alpha:
==> flow/design.v (excerpt) <==
module pixel_generation(
    input clk,                               
    input reset,                             
    input video_on,                          
    input [9:0] x, y,    
    input KEY_UP, KEY_DOWN, KEY_LEFT, KEY_RIGHT,
    output reg [11:0] rgb                    
    );
clock: 4.52 ns
lec_check: 0
abc_area: 1
cap_margin: 15
core_aspect_ratio: 1.39
core_margin: 2
core_utilization: 72
cts_cluster_size: 10
slew_margin: 20
tns_end_percent: 10
run.sh (not shown) runs the stock make flow with config.mk's settings and CLKGATE_MAP_FILE=.
alpha did not finish; the tool stopped in global routing (5_1_grt) with error GRT-0116.
Changes in beta relative to alpha:
# alpha
export LEC_CHECK = 0
export ABC_AREA = 1
export CAP_MARGIN = 15
export CORE_ASPECT_RATIO = 1.39
export CORE_MARGIN = 2
export CORE_UTILIZATION = 72
export CTS_CLUSTER_SIZE = 10
export SLEW_MARGIN = 20
export TNS_END_PERCENT = 10
create_clock -name core_clock -period 4.52 [get_ports {clk}]
# beta
export LEC_CHECK = 0
export CAP_MARGIN = 20
export CORE_MARGIN = 2
export CORE_UTILIZATION = 60
export SLEW_MARGIN = 20
create_clock -name core_clock -period 5.0 [get_ports {clk}]
### Flow results
beta: complete, dirty (negative setup slack)
The adder and majority gate portion of the synthesized area of alpha and that of beta are within noise of each other.
[beta] count of placed standard cells including taps fell 497 relative to alpha
Cmp alpha and beta / gate count after technology mapping / lower: beta
Between alpha and beta, the flow reports die area increasing by more than 10%.
The post-DP HPWL of beta was superior to that of alpha.
beta vs. alpha: simple logic cell fraction of the synthesized area went down by 23 points.
On chip height: beta sits below alpha.
Changes in gamma relative to beta:
# beta
export LEC_CHECK = 0
export CAP_MARGIN = 20
export CORE_MARGIN = 2
export CORE_UTILIZATION = 60
export SLEW_MARGIN = 20
create_clock -name core_clock -period 5.0 [get_ports {clk}]
# gamma
export LEC_CHECK = 0
export CAP_MARGIN = 20
export CORE_MARGIN = 2
export CORE_UTILIZATION = 21
export CTS_CLUSTER_DIAMETER = 177
export CTS_CLUSTER_SIZE = 99
export SLEW_MARGIN = 20
create_clock -name core_clock -period 10.0 [get_ports {clk}]
==> comparison <==
- The flow did not stop early for gamma: all stages ran, and the layout cleared the timing, DRC and antenna checks.
- Post-layout period usage of the worst path on gamma is down relative to beta.
- Compared to beta, the routing of gamma uses less wire.
- In gamma the sum of buffers and inverters on the critical path turned out 1 lower than in beta.
- gamma ends up with lower total global-route track usage than beta does.
- In gamma the routed length on met3 turned out about 26% lower than in beta.
## Diff of input files: delta against gamma
# gamma
export LEC_CHECK = 0
export CAP_MARGIN = 20
export CORE_MARGIN = 2
export CORE_UTILIZATION = 21
export CTS_CLUSTER_DIAMETER = 177
export CTS_CLUSTER_SIZE = 99
export SLEW_MARGIN = 20
create_clock -name core_clock -period 10.0 [get_ports {clk}]
# delta
export LEC_CHECK = 0
export ABC_AREA = 1
export CAP_MARGIN = 20
export CORE_MARGIN = 2
export CORE_UTILIZATION = 44
export CTS_CLUSTER_DIAMETER = 177
export CTS_CLUSTER_SIZE = 30
export SLEW_MARGIN = 20
create_clock -name core_clock -period 10.0 [get_ports {clk}]
[summary]
Relative to gamma, final RePlAce weighted congestion increased by about 4.3% in delta.
Total of plain and repair buffers excluding clock buffers (lower): delta
A launch point of the worst path of y[8] is what delta shows, while x[7] belongs to gamma.
In the metrics for delta and gamma, the one carrying the lower data arrival time of the worst path is delta.
Between delta and gamma, it is delta whose total of fill cells in the finished design is lower, by about 50%.
The hold slack number comes out higher for gamma vs delta.
[compare] base=gamma new=delta: cell area after technology mapping moved down, maximum net fanout on the critical path fell 12, count of clock-net buffers in the final layout down 1, final design instance area without fill fell by 590 um^2.

========
pixel_generation again, from the RTL that the note above started with.
export LEC_CHECK = 0
export CAP_MARGIN = 20
export CORE_MARGIN = 2
export CORE_UTILIZATION = 72
export CTS_CLUSTER_DIAMETER = 357
export CTS_CLUSTER_SIZE = 37
export PLACE_DENSITY_LB_ADDON = 0.0
export SETUP_SLACK_MARGIN = 0.49
export SLEW_MARGIN = 20
export TNS_END_PERCENT = 5
create_clock -name core_clock -period 5.57 [get_ports {clk}]
The starting point failed in 5_1_grt (GRT-0232).
Next try:
==> flow/config.mk (replaced) <==
export PLATFORM = sky130hd
export DESIGN_NAME = pixel_generation
export DESIGN_NICKNAME = pixel_generation
export VERILOG_FILES = /design/flow/design.v
export SDC_FILE = /design/flow/constraint.sdc
export NUM_CORES = 4
export LEC_CHECK = 0
export CAP_MARGIN = 20
export CORE_MARGIN = 2
export CORE_UTILIZATION = 40
export SLEW_MARGIN = 20
==> flow/constraint.sdc (replaced) <==
create_clock -name core_clock -period 10.0 [get_ports {clk}]
set_input_delay 2.0000 -clock core_clock [delete_from_list [all_inputs] [get_ports {clk}]]
set_output_delay 2.0000 -clock core_clock [all_outputs]
set_load 0.01 [all_outputs]
This time the run went through all stages and came out clean.
Synthesized area is unchanged.
Synthesized cell count stays the same.
Die area grows by about 80%.
Next try:
--- a/flow/config.mk
+++ b/flow/config.mk
@@ -8,4 +8,4 @@
 export CAP_MARGIN = 20
 export CORE_MARGIN = 2
-export CORE_UTILIZATION = 40
+export CORE_UTILIZATION = 57
 export SLEW_MARGIN = 20
==> flow/constraint.sdc (replaced) <==
create_clock -name core_clock -period 8.35 [get_ports {clk}]
set_input_delay 1.6700 -clock core_clock [delete_from_list [all_inputs] [get_ports {clk}]]
set_output_delay 1.6700 -clock core_clock [all_outputs]
set_load 0.01 [all_outputs]
The changed run produced a clean layout.
Design area stays flat.
Worst setup slack is worse by 0.86 ns.
Via count goes up by about 4%.
Die area decreases by 29%.
Routed wire length fell by about 3.4%.
Next try:
--- a/flow/config.mk
+++ b/flow/config.mk
@@ -8,4 +8,5 @@
 export CAP_MARGIN = 20
 export CORE_MARGIN = 2
-export CORE_UTILIZATION = 57
+export CORE_UTILIZATION = 68
+export CTS_CLUSTER_SIZE = 21
 export SLEW_MARGIN = 20
==> flow/constraint.sdc (replaced) <==
create_clock -name core_clock -period 4.89 [get_ports {clk}]
set_input_delay 0.9780 -clock core_clock [delete_from_list [all_inputs] [get_ports {clk}]]
set_output_delay 0.9780 -clock core_clock [all_outputs]
set_load 0.01 [all_outputs]
After rerunning:
- The new run ran to the end with violations: setup timing
- count of clock-buffer cells in the layout went up by 1
- final area grows by 19%
- via count came out higher by 14%
- synthesized area stays the same
- die area drops by 16%
- register-to-register slack degrades by 2.6 ns
- sequential share of layout area came out lower by 1.1 points
Next try:
--- a/flow/config.mk
+++ b/flow/config.mk
@@ -8,5 +8,6 @@
 export CAP_MARGIN = 20
 export CORE_MARGIN = 2
-export CORE_UTILIZATION = 68
-export CTS_CLUSTER_SIZE = 21
+export CORE_UTILIZATION = 66
+export CTS_CLUSTER_DIAMETER = 398
+export CTS_CLUSTER_SIZE = 99
 export SLEW_MARGIN = 20
==> flow/constraint.sdc (replaced) <==
create_clock -name core_clock -period 7.29 [get_ports {clk}]
set_input_delay 1.4580 -clock core_clock [delete_from_list [all_inputs] [get_ports {clk}]]
set_output_delay 1.4580 -clock core_clock [all_outputs]
set_load 0.01 [all_outputs]
The new run went through all stages and came out clean.
First-iteration DRC count fell by about 22%.
Wire length drops by 12%.
Global-route usage fell by 5.4 points.
Via count came out lower by about 12%.
Design area is lower by 16%.
Die size goes up by about 3%.
Worst setup slack improved by 0.30 ns.
Critical path depth fell by 2.

========
## maple
Starting RTL as in the previous note.
clock: 6.62 ns
lec_check: 0
abc_area: 1
cap_margin: 0
cell_pad_in_sites_global_placement: 1
core_aspect_ratio: 0.52
core_margin: 5
core_utilization: 20
cts_cluster_diameter: 269
gpl_timing_driven: 0
hold_slack_margin: 0.18
max_routing_layer: met4
min_routing_layer: met2
setup_slack_margin: 1.91
slew_margin: 20
tns_end_percent: 100
The flow ended early for maple: it failed with a tool error in 5_1_grt.
[inputs] garnet vs maple
# maple
export LEC_CHECK = 0
export ABC_AREA = 1
export CAP_MARGIN = 0
export CELL_PAD_IN_SITES_GLOBAL_PLACEMENT = 1
export CORE_ASPECT_RATIO = 0.52
export CORE_MARGIN = 5
export CORE_UTILIZATION = 20
export CTS_CLUSTER_DIAMETER = 269
export GPL_TIMING_DRIVEN = 0
export HOLD_SLACK_MARGIN = 0.18
export MAX_ROUTING_LAYER = met4
export MIN_ROUTING_LAYER = met2
export SETUP_SLACK_MARGIN = 1.91
export SLEW_MARGIN = 20
export TNS_END_PERCENT = 100
create_clock -name core_clock -period 6.62 [get_ports {clk}]
# garnet
export LEC_CHECK = 0
export ABC_AREA = 1
export CAP_MARGIN = 20
export CELL_PAD_IN_SITES_GLOBAL_PLACEMENT = 0
export CORE_ASPECT_RATIO = 0.5
export CORE_MARGIN = 7
export CORE_UTILIZATION = 65
export CTS_CLUSTER_DIAMETER = 247
export CTS_CLUSTER_SIZE = 100
export MAX_ROUTING_LAYER = met4
export MIN_ROUTING_LAYER = met1
export PLACE_DENSITY_LB_ADDON = 0.08
export SETUP_SLACK_MARGIN = 1.15
export SLEW_MARGIN = 20
export TNS_END_PERCENT = 5
create_clock -name core_clock -period 6.62 [get_ports {clk}]
--- outcome ---
Of maple and garnet, only garnet finishes the flow clean. maple → garnet: half-perimeter wire length of the detailed placement result dropped about 45%, post-cts repair resize count dropped 464. The synthesized chip area reported by yosys was comparable across garnet and maple. Die size: garnet is under maple. Looking at worst setup slack after placement, garnet sits 1.81 ns above maple. On post-CTS setup-driven buffer insertion count: between garnet and maple, it ends up lower for garnet. Horizontal extent of the die shrinks by more than a quarter when moving from maple to garnet. garnet: height of the die lower than maple. From maple to garnet the numbers moved as follows: total placed cells including tap cells decreased 537, starting density of the core went up, post-place instance area shows a reduction of about 6%.
#### Input delta (amber over garnet)
# garnet
export LEC_CHECK = 0
export ABC_AREA = 1
export CAP_MARGIN = 20
export CELL_PAD_IN_SITES_GLOBAL_PLACEMENT = 0
export CORE_ASPECT_RATIO = 0.5
export CORE_MARGIN = 7
export CORE_UTILIZATION = 65
export CTS_CLUSTER_DIAMETER = 247
export CTS_CLUSTER_SIZE = 100
export MAX_ROUTING_LAYER = met4
export MIN_ROUTING_LAYER = met1
export PLACE_DENSITY_LB_ADDON = 0.08
export SETUP_SLACK_MARGIN = 1.15
export SLEW_MARGIN = 20
export TNS_END_PERCENT = 5
create_clock -name core_clock -period 6.62 [get_ports {clk}]
# amber
export LEC_CHECK = 0
export CAP_MARGIN = 20
export CORE_MARGIN = 2
export CORE_UTILIZATION = 67
export CTS_CLUSTER_DIAMETER = 247
export CTS_CLUSTER_SIZE = 86
export MAX_ROUTING_LAYER = met4
export MIN_ROUTING_LAYER = met1
export SETUP_SLACK_MARGIN = -0.04
export SLEW_MARGIN = 20
export TNS_END_PERCENT = 70
create_clock -name core_clock -period 4.84 [get_ports {clk}]
### Flow results
Summary of garnet and amber: one run falls short of a clean finish, namely amber. Nothing crashed in amber and all stages finished; the problem is that the final layout failed, the offending checks being setup timing. amber ends up with a fraction of met2 tracks used by global routing that is 10 points higher than in garnet. amber vs. garnet: pin count of the biggest net entering global routing now sits higher, area occupied by multi-input gates now sits higher. Row placement-stage worst setup slack: amber lower / garnet higher. Relative to garnet, worst slew slack as a fraction of its limit increased by 5.0 points in amber.

========
Starting RTL as in the previous note.
export LEC_CHECK = 0
export ABC_AREA = 1
export CAP_MARGIN = 15
export CORE_MARGIN = 7
export CORE_UTILIZATION = 72
export CTS_CLUSTER_DIAMETER = 398
export CTS_CLUSTER_SIZE = 72
export MAX_ROUTING_LAYER = met4
export MIN_ROUTING_LAYER = met1
export PLACE_DENSITY = 0.37
export SETUP_SLACK_MARGIN = -0.14
export SLEW_MARGIN = 0
export TNS_END_PERCENT = 100
create_clock -name core_clock -period 4.13 [get_ports {clk}]
The baseline ended with an error in global routing.
Change:
==> flow/config.mk (replaced) <==
export PLATFORM = sky130hd
export DESIGN_NAME = pixel_generation
export DESIGN_NICKNAME = pixel_generation
export VERILOG_FILES = /design/flow/design.v
export SDC_FILE = /design/flow/constraint.sdc
export NUM_CORES = 4
export LEC_CHECK = 0
export CAP_MARGIN = 20
export CORE_MARGIN = 2
export CORE_UTILIZATION = 66
export SLEW_MARGIN = 20
==> flow/constraint.sdc (replaced) <==
create_clock -name core_clock -period 8.18 [get_ports {clk}]
set_input_delay 1.6360 -clock core_clock [delete_from_list [all_inputs] [get_ports {clk}]]
set_output_delay 1.6360 -clock core_clock [all_outputs]
set_load 0.01 [all_outputs]
What happened:
- The new run produced a clean layout
- die area came out lower by a few percent
- synthesized area came out higher slightly
- synthesized cell count came out lower by about a fifth
Change:
--- a/flow/config.mk
+++ b/flow/config.mk
@@ -10 +10,2 @@
-export CORE_UTILIZATION = 66
+export CORE_UTILIZATION = 40
+export SETUP_SLACK_MARGIN = 2.45
==> flow/constraint.sdc (replaced) <==
create_clock -name core_clock -period 8.71 [get_ports {clk}]
set_input_delay 1.7420 -clock core_clock [delete_from_list [all_inputs] [get_ports {clk}]]
set_output_delay 1.7420 -clock core_clock [all_outputs]
set_load 0.01 [all_outputs]
What happened: Wire length grows by 10%; flip-flop count does not change; area after synthesis does not change; register-to-register slack improves by 0.77 ns; via count drops by 2.7%; final cell count climbs by 11%; critical path depth is unchanged; worst setup slack gains 2.1 ns; hold slack gets worse by 0.029 ns.
Change:
--- a/flow/config.mk
+++ b/flow/config.mk
@@ -10,2 +10,3 @@
-export CORE_UTILIZATION = 40
-export SETUP_SLACK_MARGIN = 2.45
+export CORE_UTILIZATION = 72
+export CTS_CLUSTER_DIAMETER = 222
+export CTS_CLUSTER_SIZE = 21
==> flow/constraint.sdc (replaced) <==
create_clock -name core_clock -period 4.84 [get_ports {clk}]
set_input_delay 0.9680 -clock core_clock [delete_from_list [all_inputs] [get_ports {clk}]]
set_output_delay 0.9680 -clock core_clock [all_outputs]
set_load 0.01 [all_outputs]
The new run stopped in global routing, error GRT-0232.
Synthesized cell count stays the same.
Die area is lower by 44%.
Synthesized area stays the same.

========
pixel_generation again, from the RTL that the note above started with.
clock: 14.6 ns
lec_check: 0
abc_area: 1
cap_margin: 0
cell_pad_in_sites_global_placement: 1
core_aspect_ratio: 0.52
core_margin: 10
core_utilization: 20
cts_cluster_diameter: 392
gpl_timing_driven: 0
max_routing_layer: met4
min_routing_layer: met2
setup_slack_margin: 1.91
slew_margin: 15
tns_end_percent: 20
The baseline did not get past global routing (5_1_grt) (GRT-0116).
Change:
Settings changed: CAP_MARGIN 0 to 40, GPL_TIMING_DRIVEN 0 to 1, MIN_ROUTING_LAYER met2 to met1.
After rerunning: The new run ran to the end with no violations; area after synthesis is unchanged; die area is unchanged; synthesized cell count stays the same.
Change:
Settings changed: ABC_AREA 1 to unset, CAP_MARGIN 40 to 20, CELL_PAD_IN_SITES_GLOBAL_PLACEMENT 1 to unset, CORE_ASPECT_RATIO 0.52 to unset, CORE_MARGIN 10 to 2, CORE_UTILIZATION 20 to 66, CTS_CLUSTER_DIAMETER 392 to unset, GPL_TIMING_DRIVEN 1 to unset, MIN_ROUTING_LAYER met1 to unset, SETUP_SLACK_MARGIN 1.91 to 1.65, SLEW_MARGIN 15 to 20, TNS_END_PERCENT 20 to unset.
Clock period 14.6 ns to 5.66 ns, I/O delays scaled along.
The new run died in global routing (5_1_grt), error GRT-0232.
Synthesized area is higher slightly.
Die area falls by well over a third.
Synthesized cell count goes down by about a fifth.
Change:
Settings changed: CORE_UTILIZATION 66 to 40, CTS_CLUSTER_SIZE set to 44, HOLD_SLACK_MARGIN set to -0.01, MAX_ROUTING_LAYER met4 to unset, SETUP_SLACK_MARGIN 1.65 to unset.
Clock period 5.66 ns to 10.0 ns, I/O delays scaled along.
=> The new run completed with no timing, DRC or antenna violations. Synthesized cell count is unchanged. Die area rose by about 60%. Area after synthesis stays the same.
